==> build 68 <==
==> flow/design.v (excerpt) <==
module upsample_csc (
    input  logic        clk,
    input  logic        resetn,
    input  logic        start,
    output logic        done,
    input  logic [15:0] sram_read_data,
    output logic [15:0] sram_write_data,
    output logic [17:0] sram_address,
    output logic        sram_we_n
);
==> flow/config.mk <==
export PLATFORM = sky130hd
export DESIGN_NAME = upsample_csc
export DESIGN_NICKNAME = upsample_csc
export VERILOG_FILES = /design/flow/design.v
export SDC_FILE = /design/flow/constraint.sdc
export NUM_CORES = 4
export LEC_CHECK = 0
export ABC_AREA = 1
export CAP_MARGIN = 5
export CELL_PAD_IN_SITES_DETAIL_PLACEMENT = 0
export CELL_PAD_IN_SITES_GLOBAL_PLACEMENT = 0
export CORE_MARGIN = 2
export CORE_UTILIZATION = 72
export CTS_CLUSTER_DIAMETER = 55
export MIN_ROUTING_LAYER = met1
export PLACE_DENSITY_LB_ADDON = 0.2
export SETUP_SLACK_MARGIN = 0.93
export SLEW_MARGIN = 0
==> flow/constraint.sdc <==
create_clock -name core_clock -period 9.06 [get_ports {clk}]
set_input_delay 1.8120 -clock core_clock [delete_from_list [all_inputs] [get_ports {clk}]]
set_output_delay 1.8120 -clock core_clock [all_outputs]
set_load 0.01 [all_outputs]
run.sh (not shown) runs the stock make flow with config.mk's settings and CLKGATE_MAP_FILE=.
==> build 36: changes against build 68 <==
==> flow/config.mk (replaced) <==
export PLATFORM = sky130hd
export DESIGN_NAME = upsample_csc
export DESIGN_NICKNAME = upsample_csc
export VERILOG_FILES = /design/flow/design.v
export SDC_FILE = /design/flow/constraint.sdc
export NUM_CORES = 4
export LEC_CHECK = 0
export CAP_MARGIN = 20
export CORE_MARGIN = 2
export CORE_UTILIZATION = 72
export PLACE_DENSITY = 0.35
export SETUP_SLACK_MARGIN = 1.54
export SLEW_MARGIN = 20
==> flow/constraint.sdc (replaced) <==
create_clock -name core_clock -period 11.0 [get_ports {clk}]
set_input_delay 2.2000 -clock core_clock [delete_from_list [all_inputs] [get_ports {clk}]]
set_output_delay 2.2000 -clock core_clock [all_outputs]
set_load 0.01 [all_outputs]
==> comparison <==
Build 68 aborted during global routing. Build 36 finished with timing, DRC and antenna clean.
Synthesized cell count: build 68 is higher than build 36 (14%).
Between build 68 and build 36, the lower synthesized area is in build 36 (gap about 0.7%, measured against build 36).
Of build 36 and build 68, build 68 has the higher die size (gap about 0.7%, measured against build 68).
==> figures <==
| item | build 36 | build 68 |
|---|---|---|
| Cell area after placement | 49,000 um2 | 53,000 um2 |
| DP Cell Count | 6,094 | 7,288 |
| Status | complete, no violations | stopped before the end |
| Stage where the flow stopped | - | global routing |
| Max-area cell share | 23.3% | 23.1% |
| Yosys aoi share | 14.7% | 10.2% |
| Synth Net Count | 6,567 | 7,293 |
| Horizontal die size | 260 um | 261 um |
| Chip area | 67,800 um2 | 68,300 um2 |
| Number of placement rows | 93 | 94 |
| Placer's final routability congestion estimate | 0.961 | 0.975 |
| Placeable core region | 64,700 um2 | 65,600 um2 |
| Portion of netlist area occupied by mux cells | 1.24% | 0.0525% |
| Fraction of the yosys area taken by sequential cells | 18.1% | 18.0% |

========
==> inputs of amber <==
upsample_csc again, from the RTL that the note above started with.
export LEC_CHECK = 0
export CAP_MARGIN = 0
export CORE_MARGIN = 7
export CORE_UTILIZATION = 40
export CTS_CLUSTER_DIAMETER = 68
export PLACE_DENSITY_LB_ADDON = 0.24
export SETUP_SLACK_MARGIN = -0.57
export SLEW_MARGIN = 20
export TNS_END_PERCENT = 25
create_clock -name core_clock -period 8.83 [get_ports {clk}]
==> inputs of sierra, as changes to amber <==
CAP_MARGIN = 20   (was 0)
CORE_MARGIN = 2   (was 7)
CORE_UTILIZATION = 72   (was 40)
CTS_CLUSTER_DIAMETER = not set   (was 68)
CTS_CLUSTER_SIZE = 97   (was not set)
PLACE_DENSITY = 0.6   (was not set)
PLACE_DENSITY_LB_ADDON = not set   (was 0.24)
SETUP_SLACK_MARGIN = not set   (was -0.57)
TNS_END_PERCENT = not set   (was 25)
==> flow/constraint.sdc (replaced) <==
create_clock -name core_clock -period 8.25 [get_ports {clk}]
set_input_delay 1.6500 -clock core_clock [delete_from_list [all_inputs] [get_ports {clk}]]
set_output_delay 1.6500 -clock core_clock [all_outputs]
set_load 0.01 [all_outputs]
==> inputs of raven, as changes to amber <==
CAP_MARGIN = 20   (was 0)
CORE_MARGIN = 2   (was 7)
CORE_UTILIZATION = 44   (was 40)
CTS_CLUSTER_DIAMETER = not set   (was 68)
PLACE_DENSITY = 0.6   (was not set)
PLACE_DENSITY_LB_ADDON = not set   (was 0.24)
SETUP_SLACK_MARGIN = not set   (was -0.57)
TNS_END_PERCENT = not set   (was 25)
==> flow/constraint.sdc (replaced) <==
create_clock -name core_clock -period 10.7 [get_ports {clk}]
set_input_delay 2.1400 -clock core_clock [delete_from_list [all_inputs] [get_ports {clk}]]
set_output_delay 2.1400 -clock core_clock [all_outputs]
set_load 0.01 [all_outputs]
==> inputs of tundra, as changes to amber <==
CAP_MARGIN = 20   (was 0)
CORE_MARGIN = 2   (was 7)
CORE_UTILIZATION = 32   (was 40)
CTS_CLUSTER_DIAMETER = not set   (was 68)
PLACE_DENSITY = 0.6   (was not set)
PLACE_DENSITY_LB_ADDON = not set   (was 0.24)
SETUP_SLACK_MARGIN = not set   (was -0.57)
TNS_END_PERCENT = not set   (was 25)
==> flow/constraint.sdc (replaced) <==
create_clock -name core_clock -period 12.7 [get_ports {clk}]
set_input_delay 2.5400 -clock core_clock [delete_from_list [all_inputs] [get_ports {clk}]]
set_output_delay 2.5400 -clock core_clock [all_outputs]
set_load 0.01 [all_outputs]
==> run_results.csv <==
group,metric,value,unit
outcome,outcome,"finished clean",
layout,sh_seq_area,0.161,
timing,fin_ws,0.364,ns
drt,routedWlPerCell,18.7,µm
layout,finalNonFillerCells,6947,
drt,drc_errors,0,
place,dp_cells,6854,
clock_network,cts_setup_buffers,3,
clock_network,ctsResizeCount,25,
die,die_h,332,µm
setup_path,cp.required,11.15,ns
global_route,grt.total_usage,0.236,
setup_path,end_kind,"flip-flop",
worst_hold_path,whs_path_depth,2,
drt,top_layer_used,"met4",
drt,antenna_cells,1,
setup_path,r2r_end,"M1_unit.mult_op_6[31]",
worst_hold_path,hold_end,"M1_unit.G_data[26]",
Source of the figures above: raven

==> run_results.csv <==
group,metric,value,unit
drt,routedWlPerCell,17.9,µm
setup_path,r2r_end,"M1_unit.mult_op_6[27]",
worst_hold_path,whs_path_depth,2,
outcome,violatedChecks,"setup timing",
outcome,outcome,"finished with violations",
drt,top_layer_used,"met4",
timing,fin_ws,-1.28,ns
drt,antenna_cells,1,
timing,final-setup-viol-count,30,
setup_path,cp.required,9.36,ns
die,die_h,358,µm
layout,sh_seq_area,0.151,
Source of the figures above: amber

==> run_results.csv <==
group,metric,value,unit
die,initCoreUtil,0.321,
drt,antenna_cells,0,
worst_hold_path,whs_path_depth,2,
layout,sh_seq_area,0.167,
setup_path,cp.required,13.14,ns
drt,top_layer_used,"met4",
outcome,outcome,"finished clean",
clock_network,cts_setup_buffers,0,
timing,fin_ws,0.837,ns
drt,drc_errors,0,
drt,routedWlPerCell,17.5,µm
setup_path,end_kind,"flip-flop",
die,die_h,389,µm
global_route,grt.total_usage,0.168,
layout,finalNonFillerCells,7244,
setup_path,crit_family,"AND-OR/OR-AND gates",
clock_network,ctsResizeCount,0,
setup_path,r2r_end,"M1_unit.mult_op_6[31]",
Source of the figures above: tundra

==> run_results.csv <==
group,metric,value,unit
outcome,outcome,"aborted with a tool error",
outcome,haltStage,"global routing (5_1_grt)",
outcome,firstError,"[ERROR GRT-0232] Routing congestion too high. Check the congestion heatmap in the GUI.",
place,dp_cells,6779,
die,die_h,260,µm
global_route,grt.total_usage,0.724,
clock_network,ctsResizeCount,326,
logic_synthesis,yosys.area.top_type,"ha_1",
die,fp.coreArea,64700,µm²
clock_network,cts_setup_buffers,83,
Source of the figures above: sierra


========
==> delta: inputs <==
upsample_csc again, from the RTL that the note above started with.
Settings: LEC_CHECK=0, ABC_AREA=1, CAP_MARGIN=20, CORE_MARGIN=2, CORE_UTILIZATION=72, CTS_CLUSTER_SIZE=99, PLACE_DENSITY=0.43, SLEW_MARGIN=20; clock period 9.19 ns.
==> inputs of xenon, as changes to delta <==
ABC_AREA = default   (was 1)
CORE_UTILIZATION = 67   (was 72)
CTS_CLUSTER_SIZE = default   (was 99)
PLACE_DENSITY = 0.6   (was 0.43)
==> flow/constraint.sdc (replaced) <==
create_clock -name core_clock -period 11.1 [get_ports {clk}]
set_input_delay 2.2200 -clock core_clock [delete_from_list [all_inputs] [get_ports {clk}]]
set_output_delay 2.2200 -clock core_clock [all_outputs]
set_load 0.01 [all_outputs]
==> comparison table <==
| quantity | xenon | delta |
|---|---|---|
| Status | finished clean | stopped before the end |
| Failing step | - | 5_1_grt |
| Number of cell instances after yosys synthesis | 5294 | 6020 |
| Chip Footprint | 0.07278 mm² | 0.06829 mm² |
| Area share of and/or/nand/nor cells after synthesis | 12.68% | 16.27% |
| Adder share | 39.10% | 38.78% |
| Synth mux share | 1.240% | 0.05249% |
| Routability congestion estimate from global placement | 0.9648 | 0.9906 |
| Cell area after placement | 0.04956 mm² | 0.05228 mm² |
| Post-synthesis sequential area ratio | 18.14% | 18.01% |
| Combined area of all synthesized cells | 0.04732 mm² | 0.04768 mm² |
| Chip area line of the yosys report | 0.04732 mm² | 0.04768 mm² |
| Std cell rows | 97 | 94 |
| Cells after Synth | 5294 | 6020 |
| Total half-perimeter wirelength after legalization and detailed placement | 102000 µm | 109500 µm |
| Number of setup buffers added after CTS | 3 | 118 |
| Core Region | 0.07003 mm² | 0.06563 mm² |
| Die Height | 269.8 µm | 261.3 µm |
| Initial core utilization | 67.58% | 72.65% |
| Top-area cell share | 23.29% | 23.12% |
| Distinct lib cells | 113 | 68 |
| Post-placement cell count | 6279 | 7281 |
| Die x size | 269.8 µm | 261.3 µm |
| Number of instances resized during post-cts repair | 8 | 316 |
| Avg Cell Area, Syn | 8.939 µm² | 7.920 µm² |
| Synthesized netlist net count | 6567 | 7293 |
| CTS Buf Count | 42 | 41 |
